==> flow/design.v <==
module router (
    input logic clk,
    input logic rst_n,
    input logic [3:0]  req_i,       
    input logic [31:0] data_n_i,
    input logic [31:0] data_s_i,
    input logic [31:0] data_e_i,
    input logic [31:0] data_w_i,
    input logic        yumi_i,     
    output logic [31:0] data_o,
    output logic        valid_o,
    output logic        busy_o
);
    logic [31:0] buffer [0:63];      
    logic [5:0]  write_ptr, read_ptr; 
    logic [6:0]  count;              
    logic write_en;
    logic read_en;
    assign write_en = (|req_i) && (count < 64);
    assign read_en  = (count > 0) && yumi_i;
    always_ff @(posedge clk or negedge rst_n) begin
        if (!rst_n) begin
            write_ptr <= 0;
            read_ptr  <= 0;
            count     <= 0;
            busy_o    <= 0;
            valid_o   <= 0;
            data_o    <= 0;
        end else begin
            if (write_en) begin
                if (req_i[0])      buffer[write_ptr] <= data_n_i;
                else if (req_i[1]) buffer[write_ptr] <= data_s_i;
                else if (req_i[2]) buffer[write_ptr] <= data_e_i;
                else if (req_i[3]) buffer[write_ptr] <= data_w_i;
                write_ptr <= write_ptr + 1;
            end
            if (read_en) begin
                data_o    <= buffer[read_ptr];
                valid_o   <= 1;
                read_ptr  <= read_ptr + 1;
            end else begin
                valid_o <= 0;
            end
            if (write_en && !read_en) begin
                count <= count + 1;           
            end 
            else if (!write_en && read_en) begin
                count <= count - 1;           
            end
            if (count >= 60) busy_o <= 1; 
            else             busy_o <= 0;
        end
    end
endmodule
==> flow/run.sh <==
#!/bin/bash
# the make line also repeats each setting of config.mk as NAME=value (left out here)
make -C /OpenROAD-flow-scripts/flow DESIGN_CONFIG=/design/flow/config.mk WORK_HOME=/design/flow/orfs CLKGATE_MAP_FILE= finish
==> flow/config.mk <==
export PLATFORM = sky130hd
export DESIGN_NAME = router
export DESIGN_NICKNAME = router
export VERILOG_FILES = /design/flow/design.v
export SDC_FILE = /design/flow/constraint.sdc
export NUM_CORES = 4
export LEC_CHECK = 0
export ABC_AREA = 1
export CAP_MARGIN = 20
export CORE_MARGIN = 2
export CORE_UTILIZATION = 72
export CTS_CLUSTER_SIZE = 73
export HOLD_SLACK_MARGIN = 0.29
export PLACE_DENSITY_LB_ADDON = 0.0
export SLEW_MARGIN = 20
==> flow/constraint.sdc <==
create_clock -name core_clock -period 2.54 [get_ports {clk}]
set_input_delay 0.5080 -clock core_clock [delete_from_list [all_inputs] [get_ports {clk}]]
set_output_delay 0.5080 -clock core_clock [all_outputs]
set_load 0.01 [all_outputs]
==> run_results.csv, run 1 <==
group,metric,value,unit
outcome,outcome,"finished with violations",
outcome,violations,"negative setup slack",
timing,fin_ws,-376.9,ps
power,vdd_ir_drop_max,1.135,mV
clocking,clockBufferDepth,3,
layout,num-nets-final,8002,
drt,drt_pre_antenna_iters,10,
power,p_switching,38500,uW
drt,first_iter_violations,14310,
clocking,cts_tree,"yes",
timing,final_hold_viol_count,0,
layout,regArea,62830,sq um
layout,comb_area,22790,sq um
min_path,min_path_type,"flip-flop to flip-flop",
synthesis,topCellsByArea,"edfxtp_1 (73%), nand2_1 (12%), nor2_1 (3.8%)",
clocking,cts_max_level,4,
layout,syn2layout_area_growth,23.72,%
floorplanning,dieWidth,346.2,microns
synthesis,syn_area,84330,sq um
global_routing,grt_pass1_vias,64300,
critical_path,rrSetupSlack,-380,ps
synthesis,ys_cells,7159,
placement,place_area,93070,sq um
job,warnings,37,
placement,place_congestion,0.9903,
critical_path,slowest_delay,460,ps
synthesis,xor_area_share,0.1454,%
floorplanning,initial_core_util,72.57,%
min_path,whs_path_depth,2,
critical_path,cp.arrival,3690,ps
synthesis,synthAdderAreaFrac,0.2463,%
drt,wl,312.7,mm
clocking,clk_pin_slew,80,ps
clocking,cts_root_buffer,"clkbuf_16",
min_path,min-delay-start,"data_o[2]$_DFFE_PN0P_",
critical_path,r2r-end,"data_o[25]$_DFFE_PN0P_",
floorplanning,core_area,116200,sq um
placement,io_buffers,168,
drt,routedWlPerCell,32.77,microns
critical_path,worstPathCellList,"buf_4, ha_4, nand3_2, buf_4, nor2_2, buf_12, buf_4, nand2_1, nand2_1, nor2_2, nand2_1, nor2_4, nand2_1, nor2_2, nand2_1, nand2_1, nand2_1",
drt,drcViolationCount,0,
global_routing,grt_pass1_wl,413.4,mm
synthesis,netlist_instances,7159,
timing,worst_hold_slack,504.1,ps
timing,fmax,342.8,MHz
timing,slew_headroom,41.08,%
critical_path,path_max_fanout,25,
power,powerDensity,1009,nW/um^2
floorplanning,fp.dieH,346.2,microns
global_routing,grt_overflow,0,
floorplanning,fp-row-count,125,
synthesis,ys_sh_mux,0,%
clocking,clk_latency,900,ps
layout,utilization,89.78,%
timing,rsz0062_at_grt,"yes",
power,clock_power_share,27.6,%
floorplanning,ioPinCount,169,
synthesis,ys_area,84330,sq um
power,p_clk,29000,uW
synthesis,edf_count,2048,
timing,setup_viol,69,
critical_path,crit_end,"data_o[25]$_DFFE_PN0P_",
synthesis,flop_cell,"edfxtp_1",
synthesis,synth_cell_types,32,
synthesis,ys_ff,2101,
synthesis,logic_family,"simple AND/OR/NAND/NOR gates",
job,cap_viol_max_count,0,
power,p_seq,40300,uW
timing,final.setup.tns,-7795,ps
synthesis,seq_area_frac_synth,74.50,%
critical_path,timing.rr.start,"read_ptr[0]$_DFFE_PN0P_",
synthesis,yosys.cell_count.top_type,"nand2_1",
critical_path,path_depth,17,
clocking,cts_sinks,2101,
power,p_int,66810,uW
drt,routed_via_density,7.098,
synthesis,ys_sh_aoi,0.6351,%
timing,skew,49.20,ps
critical_path,reg2reg_depth,17,
critical_path,cp_slowest_cell,"dfrtp_2",
power,power_frac_seq,38.2,%
layout,fillers,4204,
timing,slew_viol_final,0,
synthesis,synthTopCellsByCount,"nand2_1 (2,671), edfxtp_1 (2,048), nor2_1 (854), nand3_1 (589), nand4_1 (338)",
timing,period_needed,2917,ps
power,p_leak,0.04046,uW
synthesis,ys.warnings.count,2,
critical_path,path_common_cell,"nand2_1",
power,power_leader,"registers",
power,p_comb,36000,uW
global_routing,antenna_found_initial,8,
synthesis,yosysTopAreaCell,"edfxtp_1",
synthesis,ys_sh_simple,22.07,%
critical_path,cp-start-kind,"flip-flop",
synthesis,synth.avg_cell_area,11.78,sq um
critical_path,cp-startpoint,"read_ptr[0]$_DFFE_PN0P_",
synthesis,top_area_share,72.93,%
drt,vias,67740,
drt,ant_nets,0,
placement,dp_slack,-1176,ps
global_routing,track_usage,48.15,%
critical_path,critPathBufInv,4,
clocking,cts_buffers,193,
critical_path,critPathRequiredTime,3310,ps
synthesis,fp_nets,7310,
min_path,hold_path_end,"data_o[2]$_DFFE_PN0P_",
timing,finalCritPeriodShare,114.8,%
timing,worst_pin_slew,881.8,ps
power,switching_share,36.56,%
placement,post-dp-hpwl,154.8,mm
critical_path,cp_top_family,"simple AND/OR/NAND/NOR gates",
synthesis,async_flop_share,2.523,%
critical_path,crit_type,"flip-flop to flip-flop",
floorplanning,die_area,119900,sq um
layout,final_area,104300,sq um
critical_path,critPathCaptureType,"flip-flop",
power,p_comb_share,34.2,%
global_routing,grt_max_degree,78,
==> repair_timing <==
item / 4_1_cts / 5_1_grt
pin swaps: 148 / 203
setup buffers: 87 / 29
resized: 383 / 428
hold buffers: 2 / 0
hold endpoints to repair: 53 / 0
cloned: 60 / 13
setup endpoints to repair: 1563 / 147
==> metrics by stage <==
step	power, uW	std cells
after floorplan	52140	7159
after global placement	65270	8996
after detailed placement	65850	8998
after CTS	98020	9504
after global routing	105800	9539
final	105300	9543
==> final cells by class <==
class                      instances  area share, %
timing repair buffer             836          10.01
clock inverter                   102         0.8335
clock buffer                     257          4.996
tap                             1524          1.828
antenna                            4       0.009595
inverter                          64         0.2471
sequential                      2101          60.23
multi-input combinational       4655          21.85
==> layer usage <==
| metal | vias to the layer above | GRT usage, % | share of wire, % |
|---|---|---|---|
| li1 | 26270 | - | - |
| met1 | 30990 | 59.46 | 28 |
| met2 | 8035 | 72.01 | 43 |
| met3 | 2435 | 15.36 | 18 |
| met4 | 6 | 35.87 | 11 |
| met5 | - | 0 | 0.028 |
==> run 2: changes to the inputs <==
CTS_CLUSTER_SIZE = default   (was 73)
HOLD_SLACK_MARGIN = default   (was 0.29)
PLACE_DENSITY = 0.6   (was default)
PLACE_DENSITY_LB_ADDON = default   (was 0.0)
clock period = 2.56 ns   (was 2.54 ns; I/O delays follow)
==> run 2 against run 1 <==
Against the previous run:
- the layout still fails its checks (negative setup slack)
- design area down 1.2%
- synthesized cell count did not move
- critical path depth fell by 1
- critical path type unchanged
==> run_results.csv, run 2 <==
group,metric,value,unit
outcome,outcome,"finished with violations",
outcome,violations,"negative setup slack",
power,p_clk,28700,uW
synthesis,synthTopCellsByCount,"nand2_1 (2,671), edfxtp_1 (2,048), nor2_1 (854), nand3_1 (589), nand4_1 (338)",
critical_path,path_common_cell,"nand2_1",
critical_path,timing.rr.start,"read_ptr[2]$_DFFE_PN0P_",
drt,routed_via_density,6.943,
floorplanning,fp-row-count,125,
synthesis,ys_sh_aoi,0.6351,%
placement,io_buffers,168,
drt,met2_length,130.8,mm
clocking,clockBufferDepth,3,
layout,comb_area,22050,sq um
power,powerDensity,982.8,nW/um^2
critical_path,worstPathCellList,"buf_4, nor2_4, buf_4, buf_4, buf_12, nand4_1, nand2_1, nor2_1, nand2_1, nor2_4, nand2_4, buf_12, nor2_2, nand2_1, nand2_1, nand2_1",
drt,first_iter_violations,13530,
drt,vias,65610,
floorplanning,initial_core_util,72.57,%
synthesis,ys_ff,2101,
global_routing,grt_max_degree,73,
timing,period_needed,2712,ps
synthesis,syn_area,84330,sq um
timing,slew_headroom,39.57,%
floorplanning,die_area,119900,sq um
global_routing,grt_pass1_wl,403.4,mm
layout,syn2layout_area_growth,22.23,%
critical_path,crit_end,"data_o[16]$_DFFE_PN0P_",
power,switching_share,35.73,%
synthesis,edf_count,2048,
drt,dr_wl_met3,49.55,mm
power,power_frac_seq,39.7,%
power,clock_power_share,28.3,%
timing,skew,42.54,ps
critical_path,cp-start-kind,"flip-flop",
power,p_switching,36200,uW
synthesis,netlist_instances,7159,
synthesis,ys_cells,7159,
power,p_total,101300,uW
drt,wl,297.0,mm
clocking,clk_latency,860,ps
power,power_leader,"registers",
timing,finalCritPeriodShare,105.9,%
floorplanning,ioPinCount,169,
synthesis,top_area_share,72.93,%
synthesis,ys_sh_mux,0,%
critical_path,cp_top_family,"simple AND/OR/NAND/NOR gates",
synthesis,ys_sh_simple,22.07,%
critical_path,cp-startpoint,"read_ptr[2]$_DFFE_PN0P_",
critical_path,cp_slowest_cell,"dfrtp_2",
synthesis,synth.avg_cell_area,11.78,sq um
synthesis,async_flop_share,2.523,%
drt,drt_pre_antenna_iters,9,
drt,drcViolationCount,0,
synthesis,yosys.cell_count.top_type,"nand2_1",
floorplanning,core_area,116200,sq um
critical_path,critPathRequiredTime,3270,ps
synthesis,ys.warnings.count,2,
critical_path,critPathCaptureType,"flip-flop",
global_routing,grt_pass1_vias,63100,
synthesis,fp_nets,7310,
clocking,cts_sinks,2101,
floorplanning,dieWidth,346.2,microns
clocking,cts_buffers,195,
power,p_comb,32400,uW
placement,post-dp-hpwl,156.0,mm
power,p_seq,40200,uW
synthesis,synth_cell_types,32,
synthesis,seq_area_frac_synth,74.50,%
timing,setup_viol,206,
synthesis,logic_family,"simple AND/OR/NAND/NOR gates",
timing,slew_viol_final,0,
layout,num-nets-final,7917,
placement,place_congestion,1.020,
critical_path,crit_type,"flip-flop to flip-flop",
timing,final.setup.tns,-7862,ps
timing,rsz0062_at_grt,"yes",
clocking,cts_root_buffer,"clkbuf_16",
synthesis,xor_area_share,0.1454,%
power,p_int,65100,uW
timing,final_hold_viol_count,0,
global_routing,track_usage,46.81,%
global_routing,antenna_found_initial,9,
synthesis,ys_area,84330,sq um
layout,fillers,4522,
clocking,cts_max_level,4,
synthesis,topCellsByArea,"edfxtp_1 (73%), nand2_1 (12%), nor2_1 (3.8%)",
synthesis,flop_cell,"edfxtp_1",
timing,fin_ws,-151.6,ps
job,warnings,39,
critical_path,cp.arrival,3420,ps
power,vdd_ir_drop_max,1.248,mV
power,p_leak,0.03982,uW
clocking,clk_pin_slew,70,ps
critical_path,rrSetupSlack,-150,ps
layout,stdcell_count,9450,
critical_path,path_depth,16,
drt,top_layer,"met5",
drt,ant_nets,0,
synthesis,synthAdderAreaFrac,0.2463,%
placement,dpl.cell_count,8968,
clocking,cts_tree,"yes",
placement,dp_slack,-1187,ps
critical_path,critPathBufInv,5,
global_routing,grt_overflow,0,
timing,worst_pin_slew,904.3,ps
critical_path,path_max_fanout,46,
job,cap_viol_max_count,0,
critical_path,r2r-end,"data_o[16]$_DFFE_PN0P_",
min_path,min_path_type,"primary input to asynchronous set/reset pin",
floorplanning,fp.dieH,346.2,microns
critical_path,reg2reg_depth,16,
drt,routedWlPerCell,31.43,microns
power,p_comb_share,32.0,%
critical_path,slowest_delay,440,ps
timing,fmax,368.8,MHz
drt,wl_met1,87.35,mm
synthesis,yosysTopAreaCell,"edfxtp_1",
layout,regArea,62830,sq um
[run 2: metal layers]
layer	up-vias	global-route usage, %
met5	-	0
met2	7198	71.36
li1	26070	-
met3	1895	12.53
met4	12	35.29
met1	30440	58.07
[run 2: cell type report]
type                            instances  area share (%)
Sequential cell                      2101           60.96
Multi-Input combinational cell       4645           21.39
Timing Repair Buffer                  759           9.550
Clock buffer                          249           5.105
Tap cell                             1524           1.850
Clock inverter                        103          0.8740
Inverter                               64          0.2549
Antenna cell                            5         0.01214
[run 2: metrics by stage]
stage,hold WS [ps],area (sq um),util [%]
finish,245.3,103100,88.69
global placement,469.8,93380,80.35
global route,258.9,103100,88.68
CTS,228.0,100900,86.81
floorplan,216.4,84500,-
detailed placement,464.7,93380,80.36
[run 2: repair_timing]
item,in CTS,in global routing
pin swaps,42,189
hold endpoints to repair,9,0
cloned,35,18
hold buffers,1,0
gates resized,178,411
endpoints found under the setup margin,1156,418
setup buffers,23,51
==> run 3: changes to the inputs <==
ABC_AREA = 0   (was 1)
CORE_UTILIZATION = 70   (was 72)
CTS_CLUSTER_SIZE = 73   (was default)
PLACE_DENSITY = default   (was 0.6)
PLACE_DENSITY_LB_ADDON = 0.0   (was default)
SETUP_SLACK_MARGIN = 0.67   (was default)
clock period = 2.54 ns   (was 2.56 ns; I/O delays follow)
==> run 3 against run 2 <==
Against the previous run:
- the flow now stops in 4_1_cts
- synthesized cell count is 37% lower
- die area is 5.0% lower
- area after synthesis is 7.7% lower
==> run_results.csv, run 3 <==
group,metric,value,unit
outcome,outcome,"aborted with a tool error",
outcome,haltStage,"4_1_cts",
outcome,tool.error,"[ERROR DPL-0033] detailed placement checks failed during check placement.",
synthesis,synthAdderAreaFrac,0.2667,%
placement,dpl.cell_count,6613,
floorplanning,fp.dieH,337.5,microns
floorplanning,fp-row-count,122,
synthesis,yosys.cell_count.top_type,"edfxtp_1",
synthesis,ys.warnings.count,2,
synthesis,edf_count,2048,
synthesis,xor_area_share,0.1800,%
synthesis,yosysTopAreaCell,"edfxtp_1",
floorplanning,initial_core_util,70.46,%
placement,post-dp-hpwl,185.3,mm
synthesis,ys_cells,4481,
synthesis,flop_cell,"edfxtp_1",
synthesis,ys_sh_aoi,10.84,%
floorplanning,die_area,113900,sq um
synthesis,fp_nets,4632,
synthesis,seq_area_frac_synth,80.68,%
synthesis,logic_family,"AND-OR/OR-AND gates",
placement,io_buffers,168,
floorplanning,dieWidth,337.5,microns
synthesis,synthTopCellsByCount,"edfxtp_1 (2,048), a22oi_1 (802), clkbuf_1 (209), nand2_1 (191), nand4_1 (167)",
floorplanning,core_area,110500,sq um
synthesis,synth.avg_cell_area,17.38,sq um
synthesis,synth_cell_types,60,
floorplanning,ioPinCount,169,
placement,dp_slack,-1002,ps
synthesis,ys_sh_mux,1.017,%
synthesis,top_area_share,78.98,%
synthesis,async_flop_share,2.523,%
synthesis,syn_area,77870,sq um
synthesis,topCellsByArea,"edfxtp_1 (79%), a22oi_1 (7.7%), dfrtp_1 (1.7%)",
synthesis,ys_area,77870,sq um
synthesis,ys_sh_simple,5.386,%
synthesis,netlist_instances,4481,
placement,place_congestion,1.022,
synthesis,ys_ff,2101,
run 3: through the flow:
stage               instance area, sq um   TNS, ps
floorplan                          78300   -763670
global placement                   90550  -1141440
detailed placement                 90550  -1205420
==> run 4: changes to the inputs <==
ABC_AREA = 1   (was 0)
CTS_CLUSTER_SIZE = 75   (was 73)
HOLD_SLACK_MARGIN = 0.28   (was default)
PLACE_DENSITY = 0.35   (was default)
PLACE_DENSITY_LB_ADDON = default   (was 0.0)
==> run 4 against run 3 <==
Against the previous run:
- the layout now fails its checks (negative setup slack)
- die area grew 8.2%
- synthesized cell count grew 60%
- area after synthesis grew 8.3%
==> run_results.csv, run 4 <==
group,metric,value,unit
clocking,cts_root_buffer,"clkbuf_16",
critical_path,cp.arrival,3450,ps
clocking,clk_latency,840,ps
floorplanning,fp-row-count,127,
global_routing,track_usage,42.70,%
critical_path,reg2reg_depth,19,
timing,worst_hold_slack,487.6,ps
outcome,outcome,"finished with violations",
timing,finalCritPeriodShare,105.5,%
synthesis,seq_area_frac_synth,74.50,%
min_path,min-delay-start,"data_o[18]$_DFFE_PN0P_",
global_routing,grt_pass1_wl,374.7,mm
drt,wl,265.2,mm
drt,routed_via_density,6.462,
drt,routedWlPerCell,27.82,microns
power,p_comb,30300,uW
drt,drt_pre_antenna_iters,8,
synthesis,netlist_instances,7159,
critical_path,cp_slowest_cell,"dfrtp_1",
drt,drcViolationCount,0,
layout,final_area,102100,sq um
placement,post-dp-hpwl,151.6,mm
synthesis,synth.avg_cell_area,11.78,sq um
critical_path,slowest_delay,410,ps
synthesis,ys.warnings.count,2,
power,p_clk,27600,uW
clocking,cts_buffers,198,
synthesis,async_flop_share,2.523,%
critical_path,cp-startpoint,"read_ptr[0]$_DFFE_PN0P_",
critical_path,path_common_cell,"nand2_1",
critical_path,crit_end,"data_o[30]$_DFFE_PN0P_",
clocking,cts_sinks,2101,
synthesis,synth_cell_types,32,
global_routing,grt_pass1_vias,59310,
synthesis,flop_cell,"edfxtp_1",
synthesis,ys_area,84330,sq um
synthesis,top_area_share,72.93,%
synthesis,ys_sh_mux,0,%
synthesis,xor_area_share,0.1454,%
synthesis,syn_area,84330,sq um
synthesis,edf_count,2048,
critical_path,critPathCaptureType,"flip-flop",
clocking,cts_max_level,4,
critical_path,cp_top_family,"simple AND/OR/NAND/NOR gates",
floorplanning,die_area,123300,sq um
power,p_switching,34100,uW
synthesis,yosys.cell_count.top_type,"nand2_1",
placement,io_buffers,168,
min_path,whs_path_depth,2,
floorplanning,fp.dieH,351.1,microns
timing,fin_ws,-139.6,ps
job,warnings,39,
min_path,hold_path_end,"data_o[18]$_DFFE_PN0P_",
synthesis,ys_sh_simple,22.07,%
floorplanning,ioPinCount,169,
drt,ant_nets,0,
synthesis,ys_sh_aoi,0.6351,%
power,switching_share,34.63,%
global_routing,antenna_found_initial,3,
synthesis,ys_ff,2101,
timing,worst_pin_slew,829.7,ps
timing,slew_viol_final,0,
timing,skew,28.38,ps
timing,fmax,373.2,MHz
floorplanning,core_area,119700,sq um
drt,vias,61600,
timing,rsz0062_at_grt,"yes",
synthesis,topCellsByArea,"edfxtp_1 (73%), nand2_1 (12%), nor2_1 (3.8%)",
critical_path,crit_type,"flip-flop to flip-flop",
power,p_seq,40500,uW
critical_path,timing.rr.start,"read_ptr[0]$_DFFE_PN0P_",
power,clock_power_share,28.0,%
power,p_comb_share,30.8,%
synthesis,synthAdderAreaFrac,0.2463,%
power,power_frac_seq,41.1,%
power,p_leak,0.03945,uW
critical_path,path_depth,19,
clocking,clockBufferDepth,3,
clocking,cts_tree,"yes",
power,p_int,64370,uW
critical_path,cp-start-kind,"flip-flop",
synthesis,logic_family,"simple AND/OR/NAND/NOR gates",
placement,place_congestion,1.018,
synthesis,ys_cells,7159,
timing,slew_headroom,44.69,%
floorplanning,initial_core_util,70.48,%
outcome,violations,"negative setup slack",
global_routing,grt_overflow,0,
critical_path,path_max_fanout,9,
synthesis,fp_nets,7310,
power,powerDensity,964.7,nW/um^2
critical_path,critPathBufInv,7,
job,cap_viol_max_count,0,
min_path,min_path_type,"flip-flop to flip-flop",
floorplanning,dieWidth,351.1,microns
drt,first_iter_violations,9740,
clocking,clk_pin_slew,60,ps
placement,place_area,93480,sq um
critical_path,rrSetupSlack,-140,ps
global_routing,grt_max_degree,80,
layout,syn2layout_area_growth,21.04,%
timing,setup_viol,32,
critical_path,r2r-end,"data_o[30]$_DFFE_PN0P_",
critical_path,worstPathCellList,"inv_2, buf_6, ha_4, buf_6, nand3_4, nor2_4, buf_12, buf_6, nor2_4, nand2_1, nor2_1, nand2_1, nor2_4, buf_12, buf_8, nand3_1, nand2_1, nand2_1, nand2_1",
power,power_leader,"registers",
synthesis,synthTopCellsByCount,"nand2_1 (2,671), edfxtp_1 (2,048), nor2_1 (854), nand3_1 (589), nand4_1 (338)",
timing,period_needed,2680,ps
power,vdd_ir_drop_max,1.315,mV
timing,final_hold_viol_count,0,
synthesis,yosysTopAreaCell,"edfxtp_1",
layout,num-nets-final,7910,
critical_path,critPathRequiredTime,3310,ps
## run 4: repair_timing
action | CTS | global route
buffers inserted | 17 | 30
resized | 175 | 328
hold buffers | 1 | 0
endpoints found under the hold margin | 53 | 0
gates cloned | 44 | 8
endpoints found under the setup margin | 2127 | 2886
pin swaps | 65 | 69
## run 4: layer usage
metal  wire length, microns  up-vias  global-route usage (%)
met4                  17980        4                   27.52
met5                     22        -                       0
met1                  86840    29390                   54.51
met3                  36430      968                   10.49
li1                       -    26100                       -
met2                 123900     5140                   66.28
## run 4: layout make-up
cell class	count	area [sq um]
Clock inverter	104	664.4
Multi-Input combinational cell	4655	21680
Timing Repair Buffer	739	9369
Inverter	64	255.2
Sequential cell	2101	62840
Antenna cell	2	5.005
Tap cell	1612	2017
Clock buffer	255	5231
Fill cell	5769	17590
## run 4: per-stage QoR
stage,util [%],setup slack (ps),TNS [ps],std cells,power (uW)
after floorplan,-,-779.2,-2562830,7159,52140
after global placement,78.08,-1248,-1180630,9069,64970
after detailed placement,78.13,-1256,-1226450,9071,65490
after CTS,84.09,-99.72,-1239,9492,93990
after global routing,85.30,-180.0,-4546,9530,100200
final,85.30,-139.6,-2780,9532,98460
==> run 5: changes to the inputs <==
ABC_AREA = default   (was 1)
CELL_PAD_IN_SITES_DETAIL_PLACEMENT = 2   (was default)
CORE_ASPECT_RATIO = 0.71   (was default)
CORE_UTILIZATION = 40   (was 70)
CTS_CLUSTER_DIAMETER = 357   (was default)
CTS_CLUSTER_SIZE = default   (was 75)
GPL_TIMING_DRIVEN = 1   (was default)
HOLD_SLACK_MARGIN = default   (was 0.28)
MAX_ROUTING_LAYER = met4   (was default)
PLACE_DENSITY = default   (was 0.35)
PLACE_DENSITY_LB_ADDON = 0.12   (was default)
SETUP_SLACK_MARGIN = default   (was 0.67)
clock period = 2.72 ns   (was 2.54 ns; I/O delays follow)
==> run 5 against run 4 <==
Against the previous run:
- still fails the layout checks on negative setup slack
- synthesized cell count is 37% lower
- register-to-register slack got worse by 320 ps
- via count down 11%
- non-clock buffer count is 371 higher
- critical endpoint is now data_o[8]$_DFFE_PN0P_
- largest power group unchanged
==> run_results.csv, run 5 <==
group,metric,value,unit
outcome,outcome,"finished with violations",
outcome,violations,"negative setup slack",
synthesis,yosys.cell_count.top_type,"edfxtp_1",
floorplanning,fp-row-count,136,
power,p_switching,29300,uW
synthesis,ys_sh_aoi,10.84,%
timing,worst_pin_slew,857.2,ps
drt,drt_pre_antenna_iters,6,
synthesis,top_area_share,78.98,%
timing,final.setup.tns,-10550,ps
synthesis,seq_area_frac_synth,80.68,%
critical_path,r2r-end,"data_o[8]$_DFFE_PN0P_",
drt,wl,377.0,mm
synthesis,yosysTopAreaCell,"edfxtp_1",
power,vdd_ir_drop_max,0.5747,mV
synthesis,synthTopCellsByCount,"edfxtp_1 (2,048), a22oi_1 (802), clkbuf_1 (209), nand2_1 (191), nand4_1 (167)",
synthesis,ys_sh_simple,5.386,%
placement,post-dp-hpwl,253.1,mm
global_routing,grt_max_degree,65,
synthesis,ys_sh_mux,1.017,%
clocking,clk_latency,900,ps
layout,num-nets-final,5657,
placement,io_buffers,168,
drt,ant_nets,0,
critical_path,slowest_delay,560,ps
synthesis,ys.warnings.count,2,
critical_path,rrSetupSlack,-460,ps
timing,rsz0062_at_grt,"yes",
synthesis,topCellsByArea,"edfxtp_1 (79%), a22oi_1 (7.7%), dfrtp_1 (1.7%)",
clocking,cts_sinks,2101,
synthesis,syn_area,77870,sq um
synthesis,ys_area,77870,sq um
critical_path,path_max_fanout,10,
layout,stdcell_count,8239,
power,p_leak,0.03426,uW
floorplanning,initial_core_util,40.25,%
placement,dpl.cell_count,7742,
critical_path,cp_slowest_cell,"or4_4",
synthesis,logic_family,"AND-OR/OR-AND gates",
layout,syn2layout_area_growth,31.54,%
clocking,cts_max_level,4,
floorplanning,ioPinCount,169,
global_routing,track_usage,38.44,%
synthesis,netlist_instances,4481,
power,power_frac_seq,40.6,%
global_routing,antenna_found_initial,22,
critical_path,path_common_cell,"buf_4",
drt,routedWlPerCell,45.76,microns
synthesis,xor_area_share,0.1800,%
power,p_comb_share,27.2,%
synthesis,edf_count,2048,
critical_path,reg2reg_depth,11,
timing,skew,78.62,ps
placement,place_congestion,1.000,
drt,vias,54880,
drt,routed_via_density,6.661,
timing,fin_ws,-461.7,ps
synthesis,flop_cell,"edfxtp_1",
global_routing,grt_pass1_vias,55830,
power,powerDensity,905.2,nW/um^2
critical_path,crit_type,"flip-flop to flip-flop",
min_path,min_path_type,"primary input to asynchronous set/reset pin",
synthesis,synthAdderAreaFrac,0.2667,%
power,p_comb,25200,uW
power,power_leader,"registers",
critical_path,cp.arrival,3950,ps
timing,setup_viol,34,
job,cap_viol_max_count,0,
timing,finalCritPeriodShare,117.0,%
synthesis,synth_cell_types,60,
global_routing,grt_overflow,0,
timing,slew_headroom,42.86,%
power,p_clk,29800,uW
power,p_total,92720,uW
critical_path,critPathCaptureType,"flip-flop",
timing,final_hold_viol_count,0,
clocking,cts_tree,"yes",
timing,period_needed,3182,ps
critical_path,cp-startpoint,"read_ptr[0]$_DFFE_PN0P_",
clocking,clockBufferDepth,4,
floorplanning,core_area,193500,sq um
timing,worst_hold_slack,118.9,ps
synthesis,synth.avg_cell_area,17.38,sq um
clocking,clk_pin_slew,70,ps
critical_path,path_depth,11,
timing,fmax,314.3,MHz
critical_path,timing.rr.start,"read_ptr[0]$_DFFE_PN0P_",
synthesis,ys_cells,4481,
power,clock_power_share,32.2,%
synthesis,async_flop_share,2.523,%
floorplanning,fp.dieH,375.8,microns
job,warnings,39,
clocking,cts_root_buffer,"clkbuf_16",
timing,slew_viol_final,0,
critical_path,crit_end,"data_o[8]$_DFFE_PN0P_",
critical_path,cp_top_family,"simple AND/OR/NAND/NOR gates",
drt,drcViolationCount,0,
critical_path,critPathRequiredTime,3490,ps
power,switching_share,31.60,%
power,p_int,63420,uW
placement,dp_slack,-949.8,ps
global_routing,grt_pass1_wl,500.2,mm
power,p_seq,37700,uW
clocking,cts_buffers,210,
critical_path,cp-start-kind,"flip-flop",
drt,first_iter_violations,8706,
synthesis,ys_ff,2101,
critical_path,worstPathCellList,"buf_6, ha_4, and3b_2, and2_4, buf_4, a22oi_2, nand4_1, buf_4, or4_4, nor4_4, o221ai_2",
synthesis,fp_nets,4632,
floorplanning,die_area,198300,sq um
critical_path,critPathBufInv,3,
floorplanning,dieWidth,527.6,microns
run 5: what timing repair did:
action,4_1_cts,5_1_grt
hold buffers,1,0
gates resized,422,144
endpoints found under the setup margin,42,79
hold endpoints to repair,22,0
gates cloned,5,1
pin swaps,148,102
buffers inserted,72,35
run 5: per-layer routing:
layer  part of all wire (%)  global-route usage [%]  vias up
met5                      0                       -        -
met4                    4.3                   13.99        0
met3                     12                   9.353      882
met2                     45                   56.69     4086
met1                     39                   51.79    29380
li1                       -                       -    20530
run 5: stage by stage:
stage,util [%],area [sq um]
after floorplan,-,78280
after global placement,47.63,92150
after detailed placement,47.63,92150
after CTS,52.43,101400
after global routing,52.94,102400
final,52.94,102400
run 5: layout make-up:
type | instances | area (sq um)
Timing Repair Buffer | 1110 | 12850
Sequential cell | 2101 | 62830
Antenna cell | 14 | 35.03
Tap cell | 2553 | 3194
Multi-Input combinational cell | 2064 | 16760
Fill cell | 16850 | 91050
Inverter | 19 | 71.32
Clock buffer | 261 | 5580
Clock inverter | 117 | 1104
==> run 6: changes to the inputs <==
ABC_AREA = 1   (was default)
CELL_PAD_IN_SITES_DETAIL_PLACEMENT = default   (was 2)
CORE_ASPECT_RATIO = default   (was 0.71)
CORE_UTILIZATION = 72   (was 40)
CTS_CLUSTER_DIAMETER = default   (was 357)
CTS_CLUSTER_SIZE = 75   (was default)
GPL_TIMING_DRIVEN = default   (was 1)
HOLD_SLACK_MARGIN = 0.28   (was default)
MAX_ROUTING_LAYER = default   (was met4)
PLACE_DENSITY_LB_ADDON = 0.06   (was 0.12)
SETUP_SLACK_MARGIN = 0.24   (was default)
clock period = 2.54 ns   (was 2.72 ns; I/O delays follow)
==> run 6 against run 5 <==
Against the previous run:
- the layout still fails its checks (negative setup slack)
- register-to-register slack gained 50 ps
- die area is 40% lower
- flip-flop count stayed put
- critical path type unchanged
- critical endpoint is now data_o[29]$_DFFE_PN0P_
- largest cell class unchanged
- largest power group unchanged
==> run_results.csv, run 6 <==
group,metric,value,unit
synthesis,ys_cells,7159,
drt,routedWlPerCell,30.19,microns
layout,num-nets-final,7939,
critical_path,cp_slowest_cell,"nor2_4",
floorplanning,ioPinCount,169,
clocking,cts_tree,"yes",
drt,ant_nets,0,
power,clock_power_share,28.3,%
synthesis,netlist_instances,7159,
clocking,cts_max_level,4,
floorplanning,die_area,119900,sq um
timing,rsz0062_at_grt,"yes",
critical_path,worstPathCellList,"buf_6, ha_4, inv_4, nor2_4, buf_12, buf_4, nand3_1, nand2_1, nor2_1, nand2_1, nor2_2, nand2_2, nor2_1, nand2_1, nand2_1, nand2_1",
clocking,clk_pin_slew,70,ps
synthesis,logic_family,"simple AND/OR/NAND/NOR gates",
power,p_seq,40500,uW
synthesis,synthAdderAreaFrac,0.2463,%
critical_path,path_max_fanout,9,
critical_path,crit_type,"flip-flop to flip-flop",
timing,fmax,338.2,MHz
clocking,cts_sinks,2101,
synthesis,yosys.cell_count.top_type,"nand2_1",
placement,place_area,92670,sq um
timing,worst_pin_slew,881.4,ps
global_routing,grt_overflow,0,
power,p_clk,28500,uW
drt,routed_via_density,6.744,
synthesis,edf_count,2048,
critical_path,critPathCaptureType,"flip-flop",
outcome,violations,"negative setup slack",
critical_path,slowest_delay,430,ps
global_routing,met1_usage,57.67,%
synthesis,ys_ff,2101,
global_routing,grt_max_degree,116,
min_path,min_path_type,"flip-flop to flip-flop",
timing,skew,34.00,ps
drt,first_iter_violations,11770,
power,switching_share,34.95,%
critical_path,path_common_cell,"nand2_1",
critical_path,rrSetupSlack,-420,ps
critical_path,timing.rr.start,"read_ptr[0]$_DFFE_PN0P_",
critical_path,critPathBufInv,4,
global_routing,met2_usage,71.01,%
power,powerDensity,984.0,nW/um^2
power,power_leader,"registers",
layout,regArea,62830,sq um
synthesis,top_area_share,72.93,%
synthesis,flop_cell,"edfxtp_1",
power,p_int,65660,uW
critical_path,critPathRequiredTime,3280,ps
placement,place_congestion,1.016,
layout,syn2layout_area_growth,21.63,%
critical_path,cp.arrival,3700,ps
timing,setup_viol,32,
power,p_total,100900,uW
critical_path,r2r-end,"data_o[29]$_DFFE_PN0P_",
power,p_comb,31900,uW
placement,post-dp-hpwl,151.6,mm
timing,final_hold_viol_count,0,
global_routing,grtUsageMet3,13.36,%
floorplanning,fp-row-count,125,
global_routing,busiest_layer,"met2",
timing,fin_ws,-416.5,ps
synthesis,synth.avg_cell_area,11.78,sq um
power,power_frac_seq,40.1,%
synthesis,synthTopCellsByCount,"nand2_1 (2,671), edfxtp_1 (2,048), nor2_1 (854), nand3_1 (589), nand4_1 (338)",
drt,wl,285.9,mm
power,p_comb_share,31.6,%
timing,slew_viol_final,0,
drt,drcViolationCount,0,
critical_path,path_depth,16,
critical_path,cp-start-kind,"flip-flop",
global_routing,grt_pass1_vias,62980,
clocking,cts_buffers,195,
placement,io_buffers,168,
floorplanning,dieWidth,346.2,microns
min_path,hold_path_end,"data_o[3]$_DFFE_PN0P_",
synthesis,syn_area,84330,sq um
clocking,clk_latency,830,ps
global_routing,grt_pass1_wl,400.5,mm
power,p_leak,0.03969,uW
critical_path,cp_top_family,"simple AND/OR/NAND/NOR gates",
synthesis,topCellsByArea,"edfxtp_1 (73%), nand2_1 (12%), nor2_1 (3.8%)",
synthesis,async_flop_share,2.523,%
synthesis,ys_sh_aoi,0.6351,%
timing,period_needed,2956,ps
global_routing,track_usage,46.41,%
clocking,cts_root_buffer,"clkbuf_16",
drt,vias,63870,
power,p_switching,35270,uW
critical_path,reg2reg_depth,16,
layout,final_area,102600,sq um
floorplanning,core_area,116200,sq um
critical_path,crit_end,"data_o[29]$_DFFE_PN0P_",
min_path,whs_path_depth,2,
job,cap_viol_max_count,0,
synthesis,seq_area_frac_synth,74.50,%
synthesis,ys_sh_simple,22.07,%
layout,comb_area,21860,sq um
critical_path,cp-startpoint,"read_ptr[0]$_DFFE_PN0P_",
global_routing,antenna_found_initial,9,
job,warnings,40,
synthesis,ys_area,84330,sq um
synthesis,yosysTopAreaCell,"edfxtp_1",
synthesis,synth_cell_types,32,
timing,finalCritPeriodShare,116.4,%
clocking,clockBufferDepth,3,
floorplanning,initial_core_util,72.57,%
synthesis,ys_sh_mux,0,%
outcome,outcome,"finished with violations",
synthesis,xor_area_share,0.1454,%
synthesis,ys.warnings.count,2,
drt,drt_pre_antenna_iters,9,
synthesis,fp_nets,7310,
min_path,min-delay-start,"data_o[3]$_DFFE_PN0P_",
floorplanning,fp.dieH,346.2,microns
power,vdd_ir_drop_max,0.8867,mV
timing,slew_headroom,41.24,%
layout,fillers,4636,
## run 6: what timing repair did
action / 4_1_cts / 5_1_grt
hold endpoints to repair: 53 / 0
gates resized: 291 / 227
hold buffers: 2 / 0
gates cloned: 54 / 9
pin swaps: 94 / 50
buffers inserted: 76 / 20
endpoints found under the setup margin: 1703 / 1492
## run 6: routing by layer
layer / wire, microns / share of wire [%]
met1: 84930 / 30
met2: 129000 / 45
met3: 46200 / 16
met4: 25460 / 8.9
met5: 349 / 0.12
## run 6: cell type report
type	instances	area share, %
Sequential cell	2101	61.26
Multi-Input combinational cell	4658	21.31
Timing Repair Buffer	767	9.355
Clock buffer	252	5.108
Tap cell	1524	1.859
Clock inverter	101	0.8259
Inverter	64	0.2611
Timing Repair inverter	1	0.008539
Antenna cell	3	0.007319
## run 6: metrics by stage
stage | instances | util, % | TNS [ps] | hold slack [ps] | setup WS, ps
2_1_floorplan | 7159 | - | -2562830 | 212.4 | -779.2
3_3_place_gp | 8954 | 79.74 | -1671030 | 471.4 | -1326
3_5_place_dp | 8954 | 79.74 | -1703670 | 475.3 | -1249
4_1_cts | 9439 | 87.27 | -516.4 | 502.0 | -76.57
5_1_grt | 9468 | 88.26 | -4847 | 526.2 | -379.5
6_report | 9471 | 88.26 | -3947 | 495.8 | -416.5
==> run 7: changes to the inputs <==
ABC_AREA = default   (was 1)
CAP_MARGIN = 15   (was 20)
CELL_PAD_IN_SITES_DETAIL_PLACEMENT = 0   (was default)
CELL_PAD_IN_SITES_GLOBAL_PLACEMENT = 0   (was default)
CORE_ASPECT_RATIO = 0.52   (was default)
CORE_UTILIZATION = 49   (was 72)
CTS_CLUSTER_SIZE = default   (was 75)
GPL_TIMING_DRIVEN = 0   (was default)
HOLD_SLACK_MARGIN = default   (was 0.28)
PLACE_DENSITY_LB_ADDON = 0.26   (was 0.06)
SETUP_SLACK_MARGIN = 0.77   (was 0.24)
clock period = 5.44 ns   (was 2.54 ns; I/O delays follow)
==> run 7 against run 6 <==
Against the previous run:
- routed wire length grew 4.5%
- clock power shrank 56%
- now clean on timing, DRC and antenna
- design area is 8.6% lower
==> run_results.csv, run 7 <==
group,metric,value,unit
outcome,outcome,"no timing/DRC/antenna violations",
synthesis,ys_cells,4481,
global_routing,met1_usage,52.60,%
synthesis,ys_sh_mux,1.017,%
placement,post-dp-hpwl,213.2,mm
layout,num-nets-final,5188,
synthesis,ys_ff,2101,
power,p_leak,0.03017,uW
critical_path,worstPathCellList,"inv_1, ha_1, clkbuf_1, nor3b_2, and2_1, clkbuf_1, clkbuf_2, clkbuf_2, a21oi_1, nand4_1, nor4_2, and4_1, o21ai_0",
global_routing,track_usage,36.41,%
floorplanning,core_area,157800,sq um
critical_path,slowest_delay,760,ps
power,clock_power_share,30.7,%
synthesis,yosys.cell_count.top_type,"edfxtp_1",
layout,stdcell_count,7314,
power,p_seq,18700,uW
placement,dp_slack,329.3,ps
critical_path,path_max_fanout,10,
critical_path,path_depth,13,
power,p_comb,9440,uW
critical_path,cp_slowest_cell,"nor3b_2",
critical_path,cp_top_family,"buffers and inverters",
power,p_switching,12900,uW
critical_path,r2r-end,"data_o[24]$_DFFE_PN0P_",
job,warnings,35,
clocking,cts_root_buffer,"clkbuf_16",
floorplanning,ioPinCount,169,
power,vdd_ir_drop_max,0.3183,mV
power,switching_share,31.78,%
floorplanning,initial_core_util,49.35,%
timing,final_hold_viol_count,0,
synthesis,logic_family,"AND-OR/OR-AND gates",
clocking,cts_tree,"yes",
timing,setup_viol,0,
critical_path,timing.rr.start,"read_ptr[0]$_DFFE_PN0P_",
synthesis,synth.avg_cell_area,17.38,sq um
power,p_comb_share,23.2,%
timing,worst_pin_slew,1320,ps
synthesis,async_flop_share,2.523,%
placement,dpl.cell_count,6991,
synthesis,xor_area_share,0.1800,%
global_routing,busiest_layer,"met1",
timing,fin_ws,575.7,ps
critical_path,cp.arrival,5620,ps
clocking,cts_max_level,4,
timing,rsz0062_at_grt,"yes",
global_routing,antenna_found_initial,19,
floorplanning,dieWidth,556.8,microns
clocking,clockBufferDepth,4,
synthesis,seq_area_frac_synth,80.68,%
timing,final.setup.tns,0,ps
synthesis,flop_cell,"edfxtp_1",
drt,first_iter_violations,11170,
timing,period_needed,4864,ps
critical_path,cp-startpoint,"read_ptr[0]$_DFFE_PN0P_",
synthesis,synthAdderAreaFrac,0.2667,%
drt,ant_nets,0,
critical_path,cp-start-kind,"flip-flop",
power,power_leader,"registers",
synthesis,netlist_instances,4481,
timing,slew_headroom,11.97,%
synthesis,top_area_share,78.98,%
layout,syn2layout_area_growth,20.34,%
timing,fmax,205.6,MHz
synthesis,ys_sh_simple,5.386,%
power,powerDensity,433.2,nW/um^2
drt,wl,298.9,mm
synthesis,ys_area,77870,sq um
global_routing,grtUsageMet3,20.58,%
synthesis,ys_sh_aoi,10.84,%
synthesis,synth_cell_types,60,
critical_path,rrSetupSlack,580,ps
clocking,clk_latency,840,ps
drt,routedWlPerCell,40.87,microns
timing,finalCritPeriodShare,89.42,%
global_routing,grt_pass1_vias,46150,
synthesis,ys.warnings.count,2,
placement,place_area,88050,sq um
synthesis,syn_area,77870,sq um
critical_path,crit_end,"data_o[24]$_DFFE_PN0P_",
critical_path,critPathRequiredTime,6200,ps
critical_path,critPathCaptureType,"flip-flop",
critical_path,reg2reg_depth,13,
layout,fillers,11400,
clocking,cts_buffers,180,
layout,final_area,93700,sq um
timing,skew,61.55,ps
drt,routed_via_density,7.013,
critical_path,critPathBufInv,5,
drt,drt_pre_antenna_iters,12,
floorplanning,fp-row-count,105,
power,p_clk,12500,uW
min_path,min_path_type,"primary input to asynchronous set/reset pin",
placement,io_buffers,167,
synthesis,edf_count,2048,
clocking,cts_hold_buffers,0,
global_routing,grt_pass1_wl,395.1,mm
global_routing,grt_max_degree,40,
timing,slew_viol_final,0,
critical_path,crit_type,"flip-flop to flip-flop",
synthesis,yosysTopAreaCell,"edfxtp_1",
synthesis,synthTopCellsByCount,"edfxtp_1 (2,048), a22oi_1 (802), clkbuf_1 (209), nand2_1 (191), nand4_1 (167)",
clocking,cts_sinks,2101,
drt,drcViolationCount,0,
drt,vias,51300,
job,cap_viol_max_count,0,
synthesis,topCellsByArea,"edfxtp_1 (79%), a22oi_1 (7.7%), dfrtp_1 (1.7%)",
power,p_int,27700,uW
power,power_frac_seq,46.0,%
clocking,clk_pin_slew,70,ps
global_routing,met2_usage,45.01,%
synthesis,fp_nets,4632,
placement,place_congestion,0.9976,
floorplanning,die_area,162300,sq um
global_routing,grt_overflow,0,
floorplanning,fp.dieH,291.5,microns
## run 7: metal layers
metal,vias to the layer above,wire (microns)
li1,19540,-
met1,25670,111300
met2,5195,111000
met3,851,62330
met4,35,13400
met5,-,894
## run 7: repair_timing
item                       in CTS  in global routing
setup buffers                   3                  0
setup endpoints to repair      32                 25
resized                        19                 40
pin swaps                       1                  1
## run 7: area by class of cell
cell class	instances	area, sq um	area share, %
multi-input combinational	2063	14830	15.82
timing repair buffer	374	6548	6.987
buffer	298	1331	1.421
clock buffer	219	4715	5.031
clock inverter	86	675.6	0.7210
sequential	2101	62830	67.05
inverter	19	71.32	0.07611
antenna	14	35.03	0.03739
tap	2140	2678	2.857
## run 7: metrics by stage
step           hold WS [ps]  power (uW)  util, %
6_report              191.9       40600    59.39
5_1_grt               203.8       41170    59.37
4_1_cts               186.4       39740    59.28
3_5_place_dp          479.2       27600    55.81
3_3_place_gp          476.3       26940    52.11
2_1_floorplan         488.2       22630        -
==> run 8: changes to the inputs <==
ABC_AREA = 0   (was default)
CAP_MARGIN = 5   (was 15)
CELL_PAD_IN_SITES_DETAIL_PLACEMENT = default   (was 0)
CORE_ASPECT_RATIO = 1.53   (was 0.52)
CORE_MARGIN = 10   (was 2)
CORE_UTILIZATION = 34   (was 49)
CTS_CLUSTER_DIAMETER = 380   (was default)
CTS_CLUSTER_SIZE = 40   (was default)
GPL_ROUTABILITY_DRIVEN = 0   (was default)
MIN_ROUTING_LAYER = met2   (was default)
PLACE_DENSITY_LB_ADDON = default   (was 0.26)
SETUP_SLACK_MARGIN = default   (was 0.77)
SLEW_MARGIN = 40   (was 20)
TNS_END_PERCENT = 60   (was default)
clock period = 2.85 ns   (was 5.44 ns; I/O delays follow)
==> run 8 against run 7 <==
Against the previous run:
- the flow now stops in 5_1_grt
- synthesized cell count is the same
- area after synthesis stayed put
- die area grew 53%
==> run_results.csv, run 8 <==
group,metric,value,unit
floorplanning,ioPinCount,169,
global_routing,track_usage,41.49,%
floorplanning,core_area,228100,sq um
synthesis,fp_nets,4632,
clocking,cts_root_buffer,"clkbuf_16",
synthesis,yosys.cell_count.top_type,"edfxtp_1",
synthesis,seq_area_frac_synth,80.68,%
synthesis,ys_area,77870,sq um
synthesis,synthAdderAreaFrac,0.2667,%
floorplanning,fp-row-count,217,
synthesis,ys_sh_aoi,10.84,%
synthesis,netlist_instances,4481,
synthesis,ys.warnings.count,2,
synthesis,synth.avg_cell_area,17.38,sq um
synthesis,ys_sh_simple,5.386,%
outcome,outcome,"aborted with a tool error",
placement,post-dp-hpwl,223.3,mm
global_routing,grt_overflow,4,
synthesis,syn_area,77870,sq um
placement,io_buffers,167,
clocking,cts_max_level,2,
synthesis,logic_family,"AND-OR/OR-AND gates",
synthesis,edf_count,2048,
synthesis,async_flop_share,2.523,%
floorplanning,initial_core_util,34.14,%
synthesis,synth_cell_types,60,
clocking,cts_sinks,2101,
synthesis,xor_area_share,0.1800,%
floorplanning,die_area,249000,sq um
outcome,tool.error,"[ERROR GRT-0232] Routing congestion too high. Check the congestion heatmap in the GUI.",
synthesis,ys_sh_mux,1.017,%
clocking,clockBufferDepth,3,
placement,dp_slack,-2287,ps
floorplanning,fp.dieH,612.0,microns
synthesis,yosysTopAreaCell,"edfxtp_1",
synthesis,top_area_share,78.98,%
clocking,cts_buffers,58,
synthesis,ys_cells,4481,
synthesis,ys_ff,2101,
synthesis,topCellsByArea,"edfxtp_1 (79%), a22oi_1 (7.7%), dfrtp_1 (1.7%)",
floorplanning,dieWidth,406.9,microns
synthesis,flop_cell,"edfxtp_1",
outcome,haltStage,"5_1_grt",
synthesis,synthTopCellsByCount,"edfxtp_1 (2,048), a22oi_1 (802), clkbuf_1 (209), nand2_1 (191), nand4_1 (167)",
## run 8: timing repair
action,CTS
endpoints found under the setup margin,923
endpoints found under the hold margin,22
hold buffers,1
setup buffers,180
cloned,6
pin swaps,194
gates resized,928
## run 8: stage by stage
stage,TNS [ps],hold WS [ps],cells,area (sq um)
CTS,-5916,211.7,8153,97400
detailed placement,-2204890,476.7,7896,90350
global placement,-,480.0,7604,83650
floorplan,-280950,274.4,4481,78280
## run 8: metal layers
layer | global-route usage, % | overflow
met1 | - | -
met2 | 45.90 | 3
met3 | 45.44 | 1
met4 | 29.01 | 0
met5 | 26.70 | 0
==> run 9: changes to the inputs <==
ABC_AREA = 1   (was 0)
CAP_MARGIN = 20   (was 5)
CELL_PAD_IN_SITES_GLOBAL_PLACEMENT = default   (was 0)
CORE_ASPECT_RATIO = default   (was 1.53)
CORE_MARGIN = 2   (was 10)
CORE_UTILIZATION = 72   (was 34)
CTS_CLUSTER_DIAMETER = default   (was 380)
CTS_CLUSTER_SIZE = 75   (was 40)
GPL_ROUTABILITY_DRIVEN = default   (was 0)
GPL_TIMING_DRIVEN = default   (was 0)
MIN_ROUTING_LAYER = default   (was met2)
PLACE_DENSITY = 0.35   (was default)
SETUP_SLACK_MARGIN = 0.24   (was default)
SLEW_MARGIN = 20   (was 40)
TNS_END_PERCENT = default   (was 60)
clock period = 2.54 ns   (was 2.85 ns; I/O delays follow)
==> run 9 against run 8 <==
Against the previous run:
- now fails the layout checks on negative setup slack
- area after synthesis rose by 8.3%
- die area shrank 52%
- synthesized cell count rose by 60%
==> run_results.csv, run 9 <==
group,metric,value,unit
outcome,outcome,"finished with violations",
outcome,violations,"negative setup slack",
synthesis,xor_area_share,0.1454,%
synthesis,ys.warnings.count,2,
job,warnings,39,
global_routing,grt_pass1_wl,417.5,mm
power,p_switching,38820,uW
floorplanning,initial_core_util,72.57,%
floorplanning,core_area,116200,sq um
global_routing,grt_pass1_vias,65330,
synthesis,synth_cell_types,32,
synthesis,fp_nets,7310,
power,switching_share,36.80,%
critical_path,crit_type,"flip-flop to flip-flop",
power,power_frac_seq,38.4,%
clocking,clk_pin_slew,70,ps
floorplanning,ioPinCount,169,
layout,syn2layout_area_growth,24.16,%
critical_path,reg2reg_depth,18,
layout,fillers,4008,
power,vdd_ir_drop_max,1.101,mV
critical_path,cp_top_family,"simple AND/OR/NAND/NOR gates",
floorplanning,fp-row-count,125,
drt,vias,68640,
critical_path,critPathCaptureType,"flip-flop",
power,p_int,66670,uW
critical_path,path_max_fanout,7,
drt,routedWlPerCell,33.63,microns
timing,final_hold_viol_count,0,
global_routing,grt_max_degree,65,
drt,ant_nets,0,
clocking,clk_latency,890,ps
critical_path,slowest_delay,400,ps
layout,utilization,90.10,%
synthesis,netlist_instances,7159,
clocking,cts_tree,"yes",
floorplanning,die_area,119900,sq um
critical_path,cp-startpoint,"read_ptr[0]$_DFFE_PN0P_",
critical_path,path_depth,18,
clocking,clockBufferDepth,3,
placement,io_buffers,168,
synthesis,synth.avg_cell_area,11.78,sq um
critical_path,crit_end,"data_o[24]$_DFFE_PN0P_",
power,p_clk,29800,uW
timing,slew_headroom,46.00,%
layout,num-nets-final,7999,
critical_path,path_common_cell,"nand2_1",
critical_path,cp-start-kind,"flip-flop",
synthesis,yosysTopAreaCell,"edfxtp_1",
synthesis,syn_area,84330,sq um
placement,place_congestion,1.035,
power,p_comb_share,33.3,%
clocking,cts_hold_buffers,0,
layout,stdcell_count,9547,
global_routing,met2_usage,73.13,%
critical_path,critPathRequiredTime,3250,ps
clocking,cts_root_buffer,"clkbuf_16",
synthesis,top_area_share,72.93,%
critical_path,cp.arrival,3690,ps
timing,worst_pin_slew,810.0,ps
critical_path,critPathBufInv,5,
timing,rsz0062_at_grt,"yes",
synthesis,ys_sh_aoi,0.6351,%
floorplanning,fp.dieH,346.2,microns
synthesis,async_flop_share,2.523,%
clocking,cts_sinks,2101,
clocking,cts_max_level,4,
timing,setup_viol,32,
timing,fmax,336.2,MHz
critical_path,worstPathCellList,"buf_6, ha_4, nand3_4, buf_6, nor2_4, buf_12, buf_12, clkbuf_16, nand2_1, nand2_1, nor2_1, nand2_1, nor2_4, nand2_2, nor2_1, nand2_1, nand2_1, nand2_1",
synthesis,ys_ff,2101,
global_routing,busiest_layer,"met2",
power,power_leader,"registers",
synthesis,edf_count,2048,
synthesis,synthTopCellsByCount,"nand2_1 (2,671), edfxtp_1 (2,048), nor2_1 (854), nand3_1 (589), nand4_1 (338)",
drt,first_iter_violations,16030,
synthesis,synthAdderAreaFrac,0.2463,%
power,powerDensity,1008,nW/um^2
power,p_seq,40500,uW
power,clock_power_share,28.2,%
global_routing,track_usage,48.48,%
synthesis,topCellsByArea,"edfxtp_1 (73%), nand2_1 (12%), nor2_1 (3.8%)",
critical_path,r2r-end,"data_o[24]$_DFFE_PN0P_",
global_routing,met1_usage,59.21,%
critical_path,timing.rr.start,"read_ptr[0]$_DFFE_PN0P_",
drt,routed_via_density,7.190,
drt,drcViolationCount,0,
timing,finalCritPeriodShare,117.1,%
timing,skew,76.79,ps
synthesis,flop_cell,"edfxtp_1",
synthesis,ys_area,84330,sq um
min_path,min_path_type,"primary input to asynchronous set/reset pin",
synthesis,ys_sh_mux,0,%
global_routing,antenna_found_initial,15,
drt,wl,321.1,mm
synthesis,seq_area_frac_synth,74.50,%
global_routing,grtUsageMet3,14.59,%
floorplanning,dieWidth,346.2,microns
critical_path,rrSetupSlack,-430,ps
timing,period_needed,2974,ps
job,cap_viol_max_count,0,
clocking,cts_buffers,195,
critical_path,cp_slowest_cell,"dfrtp_1",
synthesis,yosys.cell_count.top_type,"nand2_1",
power,p_comb,35200,uW
synthesis,logic_family,"simple AND/OR/NAND/NOR gates",
timing,fin_ws,-434.3,ps
timing,slew_viol_final,0,
drt,drt_pre_antenna_iters,13,
synthesis,ys_cells,7159,
synthesis,ys_sh_simple,22.07,%
power,p_leak,0.04069,uW
placement,post-dp-hpwl,154.5,mm
placement,dpl.cell_count,8970,
global_routing,grt_overflow,0,
==> run 9: metal layers <==
metal,vias to the layer above,share of wire (%)
li1,26280,-
met1,31190,28
met2,8452,42
met3,2711,18
met4,12,11
met5,-,0.064
==> run 9: what timing repair did <==
action | CTS | global route
resized | 223 | 344
pin swaps | 77 | 159
cloned | 44 | 16
setup buffers | 84 | 61
setup endpoints to repair | 1669 | 1239
==> run 9: through the flow <==
stage | total power, uW | area, sq um | hold WS [ps] | setup TNS, ps | setup WS [ps]
floorplan | 52140 | 84500 | 212.4 | -2562830 | -779.2
global placement | 65120 | 93380 | 461.7 | -2168440 | -1664
detailed placement | 65650 | 93440 | 468.0 | -1827630 | -1138
CTS | 96960 | 102300 | 94.04 | -768.2 | -48.66
global route | 105700 | 104700 | 158.6 | -6875 | -331.0
finish | 105500 | 104700 | 135.0 | -7316 | -434.3
==> run 9: final cells by class <==
class | instances | area [sq um] | area share, %
inverters | 64 | 257.7 | 0.2462
diodes | 8 | 20.02 | 0.01912
flip-flops and latches | 2101 | 62840 | 60.02
repair buffers | 839 | 11360 | 10.85
clock buffers | 240 | 5100 | 4.871
well taps | 1524 | 1907 | 1.821
clock inverters | 124 | 1224 | 1.169
multi-input cells | 4647 | 21990 | 21.01
==> run 10: changes to the inputs <==
ABC_AREA = 0   (was 1)
CAP_MARGIN = 5   (was 20)
CELL_PAD_IN_SITES_GLOBAL_PLACEMENT = 0   (was default)
CORE_UTILIZATION = 70   (was 72)
CTS_CLUSTER_DIAMETER = 360   (was default)
CTS_CLUSTER_SIZE = 21   (was 75)
PLACE_DENSITY = 0.61   (was 0.35)
SETUP_SLACK_MARGIN = default   (was 0.24)
TNS_END_PERCENT = 60   (was default)
==> run 10 against run 9 <==
Against the previous run:
- global-route usage is 1.2 points higher
- highest routed layer unchanged
- fmax down 8.3%
- synthesized cell count is 37% lower
- routed wire length down 11%
- sequential share of layout area up 5.3 points
- sequential power about the same
- the layout still fails its checks (negative setup slack)
==> run_results.csv, run 10 <==
group,metric,value,unit
synthesis,netlist_instances,4481,
clocking,cts_tree,"yes",
clocking,cts_sinks,2101,
clocking,clk_latency,790,ps
critical_path,path_common_cell,"buf_4",
power,clock_power_share,23.5,%
placement,io_buffers,168,
placement,dp_slack,-1187,ps
power,p_total,81670,uW
layout,syn2layout_area_growth,23.53,%
synthesis,edf_count,2048,
critical_path,path_max_fanout,5,
layout,num-nets-final,5438,
drt,drt_pre_antenna_iters,14,
job,cap_viol_max_count,0,
timing,fin_ws,-703.9,ps
power,p_comb,22200,uW
floorplanning,fp.dieH,337.5,microns
synthesis,yosysTopAreaCell,"edfxtp_1",
synthesis,async_flop_share,2.523,%
global_routing,grt_pass1_wl,382.0,mm
clocking,clockBufferDepth,3,
global_routing,grt_overflow,0,
synthesis,xor_area_share,0.1800,%
floorplanning,initial_core_util,70.46,%
synthesis,seq_area_frac_synth,80.68,%
drt,ant_nets,0,
synthesis,synth.avg_cell_area,17.38,sq um
power,p_leak,0.03172,uW
synthesis,ys.warnings.count,2,
floorplanning,dieWidth,337.5,microns
outcome,violations,"negative setup slack",
power,p_int,56690,uW
synthesis,ys_sh_mux,1.017,%
layout,final_area,96200,sq um
global_routing,antenna_found_initial,13,
drt,routedWlPerCell,41.33,microns
floorplanning,die_area,113900,sq um
global_routing,track_usage,49.73,%
drt,drcViolationCount,0,
timing,period_needed,3244,ps
critical_path,slowest_delay,670,ps
floorplanning,ioPinCount,169,
critical_path,timing.rr.start,"read_ptr[1]$_DFFE_PN0P_",
timing,fmax,308.3,MHz
synthesis,ys_cells,4481,
timing,final_hold_viol_count,0,
timing,slew_headroom,37.18,%
drt,first_iter_violations,10590,
drt,routed_via_density,7.665,
timing,worst_hold_slack,124.4,ps
drt,wl,284.5,mm
timing,finalCritPeriodShare,127.7,%
timing,slew_viol_final,0,
power,p_comb_share,27.2,%
synthesis,logic_family,"AND-OR/OR-AND gates",
timing,rsz0062_at_grt,"yes",
timing,skew,32.99,ps
critical_path,r2r-end,"data_o[28]$_DFFE_PN0P_",
global_routing,grt_max_degree,65,
critical_path,critPathCaptureType,"flip-flop",
critical_path,cp-startpoint,"read_ptr[1]$_DFFE_PN0P_",
placement,place_congestion,1.014,
drt,vias,52760,
job,warnings,42,
synthesis,yosys.cell_count.top_type,"edfxtp_1",
critical_path,path_depth,11,
timing,final.setup.tns,-16080,ps
critical_path,crit_type,"flip-flop to flip-flop",
timing,worst_pin_slew,942.3,ps
critical_path,crit_end,"data_o[28]$_DFFE_PN0P_",
synthesis,ys_ff,2101,
synthesis,synth_cell_types,60,
power,powerDensity,849.0,nW/um^2
power,switching_share,30.58,%
synthesis,synthAdderAreaFrac,0.2667,%
placement,place_area,89950,sq um
synthesis,ys_area,77870,sq um
critical_path,cp.arrival,3890,ps
clocking,cts_root_buffer,"clkbuf_16",
floorplanning,core_area,110500,sq um
critical_path,reg2reg_depth,11,
power,p_seq,40200,uW
power,power_frac_seq,49.3,%
critical_path,cp-start-kind,"flip-flop",
synthesis,top_area_share,78.98,%
power,vdd_ir_drop_max,0.7369,mV
critical_path,worstPathCellList,"buf_6, ha_4, and3b_2, buf_4, and2_4, buf_4, a22oi_2, nand4_1, or4_4, nor4_4, o221ai_1",
synthesis,ys_sh_aoi,10.84,%
global_routing,grt_pass1_vias,50370,
critical_path,critPathRequiredTime,3180,ps
timing,setup_viol,36,
power,power_leader,"registers",
power,p_clk,19200,uW
critical_path,cp_top_family,"simple AND/OR/NAND/NOR gates",
critical_path,critPathBufInv,3,
critical_path,rrSetupSlack,-700,ps
synthesis,synthTopCellsByCount,"edfxtp_1 (2,048), a22oi_1 (802), clkbuf_1 (209), nand2_1 (191), nand4_1 (167)",
clocking,clk_pin_slew,90,ps
outcome,outcome,"finished with violations",
critical_path,cp_slowest_cell,"or4_4",
synthesis,ys_sh_simple,5.386,%
synthesis,topCellsByArea,"edfxtp_1 (79%), a22oi_1 (7.7%), dfrtp_1 (1.7%)",
min_path,min_path_type,"primary input to asynchronous set/reset pin",
clocking,cts_buffers,110,
clocking,cts_max_level,3,
synthesis,syn_area,77870,sq um
power,p_switching,24980,uW
placement,post-dp-hpwl,180.8,mm
synthesis,flop_cell,"edfxtp_1",
floorplanning,fp-row-count,122,
synthesis,fp_nets,4632,
==> run 10: layer usage <==
metal  GRT usage, %  wire length, microns  vias to the layer above
met4          40.07                 30230                       14
met3          17.74                 47540                     1493
met2          71.38                121900                     5694
met1          61.66                 84580                    25560
met5              0                   236                        -
li1               -                     -                    20000
==> run 10: layout make-up <==
type                            count  area (sq um)
Fill cell                        4589         14320
Clock buffer                      200          3090
Timing Repair Buffer              990         11760
Clock inverter                      7         116.4
Tap cell                         1488          1862
Multi-Input combinational cell   2065         16430
Antenna cell                       13         32.53
Sequential cell                  2101         62830
Inverter                           19         71.32
==> run 10: timing repair <==
action                                 in CTS  in global routing
hold buffers                                1                  0
cloned                                      6                  3
pin swaps                                 133                 94
endpoints found under the hold margin      53                  0
buffers inserted                           49                 40
setup endpoints to repair                  54                444
gates resized                             322                126
==> run 10: through the flow <==
stage	instances	util (%)
floorplan	4481	-
global placement	6568	81.39
detailed placement	6568	81.39
CTS	6831	86.12
global route	6873	87.02
finish	6883	87.04
==> run 11: changes to the inputs <==
ABC_AREA = 1   (was 0)
CAP_MARGIN = 20   (was 5)
CELL_PAD_IN_SITES_GLOBAL_PLACEMENT = default   (was 0)
CORE_UTILIZATION = 72   (was 70)
CTS_CLUSTER_DIAMETER = default   (was 360)
CTS_CLUSTER_SIZE = 75   (was 21)
PLACE_DENSITY = default   (was 0.61)
PLACE_DENSITY_LB_ADDON = 0.01   (was default)
SETUP_SLACK_MARGIN = 0.68   (was default)
TNS_END_PERCENT = default   (was 60)
==> run 11 against run 10 <==
Against the previous run:
- the layout still fails its checks (negative setup slack)
- area after synthesis up 8.3%
- cell count up 38%
- hold slack better by 92 ps
- count of clock-buffer cells in the layout up 43
==> run_results.csv, run 11 <==
group,metric,value,unit
drt,routedWlPerCell,32.60,microns
global_routing,grt_pass1_vias,62680,
clocking,clk_pin_slew,80,ps
floorplanning,dieWidth,346.2,microns
timing,period_needed,2947,ps
synthesis,synth.avg_cell_area,11.78,sq um
power,power_frac_seq,37.8,%
synthesis,async_flop_share,2.523,%
synthesis,flop_cell,"edfxtp_1",
power,power_leader,"registers",
power,p_comb,36800,uW
clocking,clk_latency,850,ps
timing,slew_headroom,40.45,%
critical_path,worstPathCellList,"buf_6, ha_4, buf_6, inv_4, nor2_4, buf_6, buf_16, nand3_1, nand2_1, nor2_4, nand2_2, nor2_4, nand2_2, buf_12, nor2_4, nand2_1, nand2_1, nand2_1",
placement,dp_slack,-1557,ps
synthesis,syn_area,84330,sq um
clocking,cts_root_buffer,"clkbuf_16",
synthesis,netlist_instances,7159,
timing,slew_viol_final,0,
critical_path,critPathRequiredTime,3260,ps
critical_path,reg2reg_depth,18,
synthesis,ys_cells,7159,
synthesis,ys_ff,2101,
critical_path,critPathBufInv,6,
power,p_clk,29500,uW
synthesis,synthTopCellsByCount,"nand2_1 (2,671), edfxtp_1 (2,048), nor2_1 (854), nand3_1 (589), nand4_1 (338)",
clocking,cts_buffers,195,
power,p_seq,40300,uW
power,p_comb_share,34.6,%
critical_path,crit_end,"data_o[26]$_DFFE_PN0P_",
placement,place_congestion,1.007,
timing,worst_hold_slack,216.7,ps
job,cap_viol_max_count,0,
layout,stdcell_count,9526,
critical_path,cp_slowest_cell,"dfrtp_1",
power,p_switching,39050,uW
critical_path,rrSetupSlack,-410,ps
timing,rsz0062_at_grt,"yes",
synthesis,ys_sh_aoi,0.6351,%
synthesis,synth_cell_types,32,
critical_path,slowest_delay,400,ps
drt,drt_pre_antenna_iters,10,
timing,skew,50.07,ps
timing,final_hold_viol_count,0,
power,powerDensity,1010,nW/um^2
layout,utilization,90.85,%
drt,ant_nets,0,
critical_path,cp-start-kind,"flip-flop",
global_routing,antenna_found_initial,7,
floorplanning,fp.dieH,346.2,microns
critical_path,cp_top_family,"simple AND/OR/NAND/NOR gates",
placement,post-dp-hpwl,154.6,mm
outcome,violations,"negative setup slack",
synthesis,logic_family,"simple AND/OR/NAND/NOR gates",
drt,first_iter_violations,13720,
clocking,cts_max_level,4,
critical_path,r2r-end,"data_o[26]$_DFFE_PN0P_",
power,vdd_ir_drop_max,1.405,mV
synthesis,ys_sh_mux,0,%
timing,setup_viol,82,
layout,num-nets-final,7979,
job,warnings,38,
power,p_int,67580,uW
power,p_total,106600,uW
placement,dpl.cell_count,8947,
synthesis,top_area_share,72.93,%
floorplanning,core_area,116200,sq um
global_routing,track_usage,46.67,%
synthesis,yosysTopAreaCell,"edfxtp_1",
layout,syn2layout_area_growth,25.19,%
synthesis,fp_nets,7310,
placement,io_buffers,168,
critical_path,path_depth,18,
synthesis,topCellsByArea,"edfxtp_1 (73%), nand2_1 (12%), nor2_1 (3.8%)",
global_routing,grt_max_degree,102,
floorplanning,die_area,119900,sq um
critical_path,cp-startpoint,"read_ptr[0]$_DFFE_PN0P_",
global_routing,grt_pass1_wl,402.0,mm
timing,fin_ws,-406.9,ps
synthesis,edf_count,2048,
floorplanning,initial_core_util,72.57,%
clocking,cts_sinks,2101,
drt,routed_via_density,7.051,
critical_path,critPathCaptureType,"flip-flop",
drt,vias,67170,
power,switching_share,36.62,%
timing,finalCritPeriodShare,116.0,%
timing,worst_pin_slew,893.2,ps
clocking,clockBufferDepth,3,
synthesis,ys_area,84330,sq um
synthesis,seq_area_frac_synth,74.50,%
global_routing,grt_overflow,0,
drt,drcViolationCount,0,
synthesis,ys.warnings.count,2,
power,p_leak,0.04065,uW
drt,wl,310.5,mm
critical_path,timing.rr.start,"read_ptr[0]$_DFFE_PN0P_",
clocking,cts_tree,"yes",
outcome,outcome,"finished with violations",
min_path,min_path_type,"primary input to asynchronous set/reset pin",
critical_path,path_max_fanout,19,
floorplanning,fp-row-count,125,
[run 11: area by class of cell]
type | count | area (sq um)
clock buffer | 243 | 5205
clock inverter | 119 | 1045
antenna | 9 | 22.52
multi-input combinational | 4668 | 23670
fill | 4025 | 10640
tap | 1524 | 1907
timing repair buffer | 798 | 10620
sequential | 2101 | 62830
inverter | 64 | 271.5
[run 11: routing by layer]
metal  GRT usage (%)  vias up  part of all wire [%]
met3           13.13     2030                    17
met1           58.45    31110                    29
met2           71.03     7750                    44
li1                -    26260                     -
met4           33.13        8                    10
met5               0        -                 0.066
[run 11: through the flow]
stage	area (sq um)	TNS, ps
2_1_floorplan	84500	-2562830
3_3_place_gp	92530	-2272870
3_5_place_dp	92620	-2400480
4_1_cts	102200	-203.1
5_1_grt	105600	-5826
6_report	105600	-8111
[run 11: timing repair]
item,in CTS,in global routing
gates cloned,66,25
buffers inserted,68,48
pin swaps,122,321
resized,463,670
endpoints found under the setup margin,2285,2128
endpoints found under the hold margin,14,0
hold buffers,1,0
Power figures rest on the tool's default switching activity, not on a simulated workload.
